==> flow/design.v <==
module fpmultiplier (output logic [31:0] product, output logic ready,
		input logic [31:0] a, input logic clock, nreset);
enum {activation, start, loada, loadb, check, special, regularcalculation,carries, final_output}state;
logic [31:0] multi_a, multi_b;
logic [47:0] manti_48bit;
logic [22:0] manti_23bit; 
logic [9:0] expon; 
logic sign;
logic infinite_a,NaN_a,zero_a,infinite_b,NaN_b,zero_b; 
assign  infinite_a = (multi_a[30:23]==8'b11111111)&&(multi_a[22:0]==0);
assign  NaN_a = (multi_a[30:23]==8'b11111111)&&(multi_a[22:0]!=0);
assign  zero_a = (multi_a[30:23]==0);
assign  infinite_b = (multi_b[30:23]==8'b11111111)&&(multi_b[22:0]==0);
assign  NaN_b = (multi_b[30:23]==8'b11111111)&&(multi_b[22:0]!=0);
assign  zero_b = (multi_b[30:23]==0); 
always_ff @(posedge clock, negedge nreset)
if (~nreset)
  begin 
  product <=0;
  multi_a <= 0;
  multi_b <= 0;
  state <= start;
  ready <= 0;
  end
else
begin 
  case (state)
    activation:
           begin
           ready <=1;
           end
    start: 
           begin
           ready <= 0;
           state <= loada;
           end
    loada: 
           begin 
           multi_a <= a;
           state <= loadb;
           end
    loadb: 
           begin
           multi_b <= a;
           state <= check;        
           end
    check:
           begin
           sign <= multi_a[31]^multi_b[31];
           if(NaN_a||infinite_a||zero_a||NaN_b||infinite_b||zero_b)
           state <= special;
           else
           state <= regularcalculation;
           end
    special:
           begin
            state <= final_output;
            if (NaN_a||NaN_b) 
              begin
              expon <= 10'b0011111111;
              manti_23bit <= 1;
              end
            else if (infinite_a||infinite_b) 
              begin
              if (zero_a|zero_b)  
                begin
                expon <= 10'b0011111111;
                manti_23bit <= 1;  
                end
              else 
                begin
                expon <= 10'b0011111111;
                manti_23bit <= 0;
                end
              end
            else 
              begin 
              expon <= 10'b0000000000;
              manti_23bit <= 0;
              end
           end
    regularcalculation:
           begin
           state <= carries;
           sign <= multi_a[31]^multi_b[31];
           manti_48bit <= {1'b1, {multi_a[22:0]}}*{1'b1, {multi_b[22:0]}};
           expon <= {2'b00,multi_a[30:23]}+{2'b00,multi_b[30:23]}-10'd127; 
           end 
    carries:
           begin 
           state <= final_output;
           if (manti_48bit[47]==1)  
             begin
             expon <= expon + 1'b1; 
             manti_48bit <= manti_48bit>>1|{{25{1'b0}},1'b1,{22{1'b0}}}; 
             end
           else
             begin  
             manti_48bit <= manti_48bit|{{25{1'b0}},1'b1,{22{1'b0}}}; 
             end
           end
    final_output:
           begin 
           ready <= 1;
           state <= start;        
           if (NaN_a||infinite_a||zero_a||NaN_b||infinite_b||zero_b)
             product <= {sign,expon[7:0],manti_23bit};
           else if ($signed(expon) >= 255)
             product <= {sign,8'b11111111,23'd0};
           else if ($signed(expon) <= 0)
             product <= {sign,31'd0};
           else 
             product <= {sign,expon[7:0],manti_48bit[45:23]};
           end 
  endcase
end
endmodule
clock: 6.26 ns
lec_check: 0
cap_margin: 20
core_margin: 2
core_utilization: 66
cts_cluster_diameter: 43
hold_slack_margin: -0.09
place_density: 0.6
setup_slack_margin: 0.8
slew_margin: 20
tns_end_percent: 5
run.sh (not shown) runs the stock make flow with config.mk's settings and CLKGATE_MAP_FILE=.
The starting point completed, yet does not pass: setup timing.
==> next run, changes <==
- CTS_CLUSTER_DIAMETER: 43 -> default
- HOLD_SLACK_MARGIN: -0.09 -> default
- PLACE_DENSITY: 0.6 -> default
- SETUP_SLACK_MARGIN: 0.8 -> 1.85
- TNS_END_PERCENT: 5 -> default
- clock period: 6.26 -> 7.35 ns (I/O delays scaled with it)
Result: The new run finished with timing, DRC and antenna clean. Power shrinks by about a fifth. Clock skew hardly moves. Routed wire length went up by roughly a tenth. Worst hold slack gains 5.6 ps. Worst setup slack gains 930 ps. Core utilization went up by 1.4 points. Synthesized area is unchanged. Non-clock buffer count went down by 43.
==> next run, changes <==
- CORE_UTILIZATION: 66 -> 72
- CTS_CLUSTER_DIAMETER: default -> 27
- PLACE_DENSITY_LB_ADDON: default -> 0.2
- This time the run reached the layout checks and failed them: setup timing
- wire length rises by about 10%
- clock power falls by about 4%
- final area falls by 2.1%
- area after synthesis does not change
- worst hold slack loses 5.5 ps
- global-route usage rises by 3.9 points
- power falls by about 2%

* * *

Starts from the design.v that is shown in full above.
clock: 9.0 ns
lec_check: 0
abc_area: 1
cap_margin: 20
core_aspect_ratio: 0.5
core_margin: 2
core_utilization: 54
cts_cluster_diameter: 261
cts_cluster_size: 98
gpl_routability_driven: 0
place_density: 0.6
slew_margin: 20
tns_end_percent: 15
The first run went through all stages and came out clean.
==> next run, changes <==
ABC_AREA = not set   (was 1)
CORE_ASPECT_RATIO = not set   (was 0.5)
CORE_UTILIZATION = 40   (was 54)
CTS_CLUSTER_DIAMETER = not set   (was 261)
CTS_CLUSTER_SIZE = not set   (was 98)
GPL_ROUTABILITY_DRIVEN = not set   (was 0)
TNS_END_PERCENT = not set   (was 15)
clock period = 8.27 ns   (was 9.0 ns; I/O delays follow)
Outcome: Design area goes down by a few percent; global-route usage goes down by 8.7 points; setup slack degrades by 0.96 ns; wire length goes down by a little under a tenth; via count goes down by roughly a tenth; cell count goes down by roughly a tenth; area after synthesis goes down by a few percent; clock skew barely changes; sequential share of layout area goes up by 0.49 points; total power goes up by a few percent; worst hold slack hardly moves.
==> next run, changes <==
CORE_UTILIZATION = 66   (was 40)
clock period = 13.4 ns   (was 8.27 ns; I/O delays follow)
After rerunning:
- The new run completed with no timing, DRC or antenna violations
- combinational power went down by 42%
- die area goes down by 39%
- core utilization grows by 27 points
- total power is lower by 39%
- count of clock-buffer cells in the layout drops by 1
- worst hold slack is better by 0.0054 ns
- area after synthesis is unchanged
==> next run, changes <==
CORE_UTILIZATION = 72   (was 66)
PLACE_DENSITY = 0.64   (was 0.6)
clock period = 7.22 ns   (was 13.4 ns; I/O delays follow)
=> Clock skew barely changes. Worst setup slack loses 4.7 ns. Cell count rises by 2.1%. Die size falls by 8.2%. Utilization rises by 8.6 points. Sequential power rises by 86%. Wire length rises by 1.7%. Clock-buffer cell count is unchanged. Sequential share of layout area falls by 0.28 points.

* * *

Starts from the design.v that is shown in full above.
clock: 11.4 ns
lec_check: 0
cap_margin: 15
core_margin: 7
core_utilization: 32
cts_cluster_diameter: 104
gpl_timing_driven: 1
hold_slack_margin: 0.06
max_routing_layer: met5
min_routing_layer: met1
place_density_lb_addon: 0.22
slew_margin: 15
The starting point completed with no timing, DRC or antenna violations.
Then changed:
- ABC_AREA: default -> 1
- CAP_MARGIN: 15 -> 20
- CORE_MARGIN: 7 -> 2
- CORE_UTILIZATION: 32 -> 72
- CTS_CLUSTER_DIAMETER: 104 -> default
- GPL_TIMING_DRIVEN: 1 -> default
- HOLD_SLACK_MARGIN: 0.06 -> default
- MAX_ROUTING_LAYER: met5 -> default
- MIN_ROUTING_LAYER: met1 -> default
- PLACE_DENSITY: default -> 0.6
- PLACE_DENSITY_LB_ADDON: 0.22 -> default
- SLEW_MARGIN: 15 -> 20
- clock period: 11.4 -> 7.86 ns (I/O delays scaled with it)
The new run went through all stages and came out clean.
Fmax grows by 11%.
Critical path depth shrinks by 2.
Register-to-register slack degrades by 2700 ps.
Then changed:
- PLACE_DENSITY: 0.6 -> default
- PLACE_DENSITY_LB_ADDON: default -> 0.18
- clock period: 7.86 -> 5.96 ns (I/O delays scaled with it)
What happened: With this change the flow never finished: it broke off in global routing (5_1_grt), error GRT-0232; die size is unchanged; area after synthesis is unchanged; synthesized cell count stays the same.
Then changed:
- ABC_AREA: 1 -> default
- CORE_UTILIZATION: 72 -> 64
- PLACE_DENSITY: default -> 0.6
- PLACE_DENSITY_LB_ADDON: 0.18 -> default
- clock period: 5.96 -> 5.93 ns (I/O delays scaled with it)
After rerunning: The changed run finished but fails on setup timing. Die size rises by 6.9%. Synthesized cell count falls by 21%. Synthesized area falls by 4.8%.

* * *

RTL: the design.v shown in full above, as it stands there.
==> flow/config.mk <==
export PLATFORM = sky130hd
export DESIGN_NAME = fpmultiplier
export DESIGN_NICKNAME = fpmultiplier
export VERILOG_FILES = /design/flow/design.v
export SDC_FILE = /design/flow/constraint.sdc
export NUM_CORES = 4
export LEC_CHECK = 0
export CAP_MARGIN = 20
export CELL_PAD_IN_SITES_DETAIL_PLACEMENT = 2
export CELL_PAD_IN_SITES_GLOBAL_PLACEMENT = 3
export CORE_ASPECT_RATIO = 1.3
export CORE_MARGIN = 4
export CORE_UTILIZATION = 30
export CTS_CLUSTER_DIAMETER = 343
export CTS_CLUSTER_SIZE = 24
export GPL_ROUTABILITY_DRIVEN = 0
export GPL_TIMING_DRIVEN = 1
export MAX_ROUTING_LAYER = met5
export PLACE_DENSITY_LB_ADDON = 0.11
export SLEW_MARGIN = 30
export TNS_END_PERCENT = 5
==> flow/constraint.sdc <==
create_clock -name core_clock -period 8.18 [get_ports {clock}]
set_input_delay 1.6360 -clock core_clock [delete_from_list [all_inputs] [get_ports {clock}]]
set_output_delay 1.6360 -clock core_clock [all_outputs]
set_load 0.01 [all_outputs]
Next try:
==> flow/config.mk (replaced) <==
export PLATFORM = sky130hd
export DESIGN_NAME = fpmultiplier
export DESIGN_NICKNAME = fpmultiplier
export VERILOG_FILES = /design/flow/design.v
export SDC_FILE = /design/flow/constraint.sdc
export NUM_CORES = 4
export LEC_CHECK = 0
export ABC_AREA = 0
export CAP_MARGIN = 20
export CELL_PAD_IN_SITES_GLOBAL_PLACEMENT = 0
export CORE_ASPECT_RATIO = 0.5
export CORE_MARGIN = 9
export CORE_UTILIZATION = 57
export CTS_CLUSTER_DIAMETER = 223
export CTS_CLUSTER_SIZE = 99
export MAX_ROUTING_LAYER = met4
export PLACE_DENSITY = 0.37
export SETUP_SLACK_MARGIN = 1.55
export SLEW_MARGIN = 20
Outcome: Global-route usage increases by 7.5 points; combinational power decreases by 20%; wire length decreases by 24%; via count increases by 3.2%; clock power increases by 7.3%; register-to-register slack gets better by 1.0 ns; worst setup slack gets better by 1.0 ns; total power increases by 3.3%; synthesized area is unchanged; cell count decreases by 11%.
Power figures rest on the tool's default switching activity, not on a simulated workload.
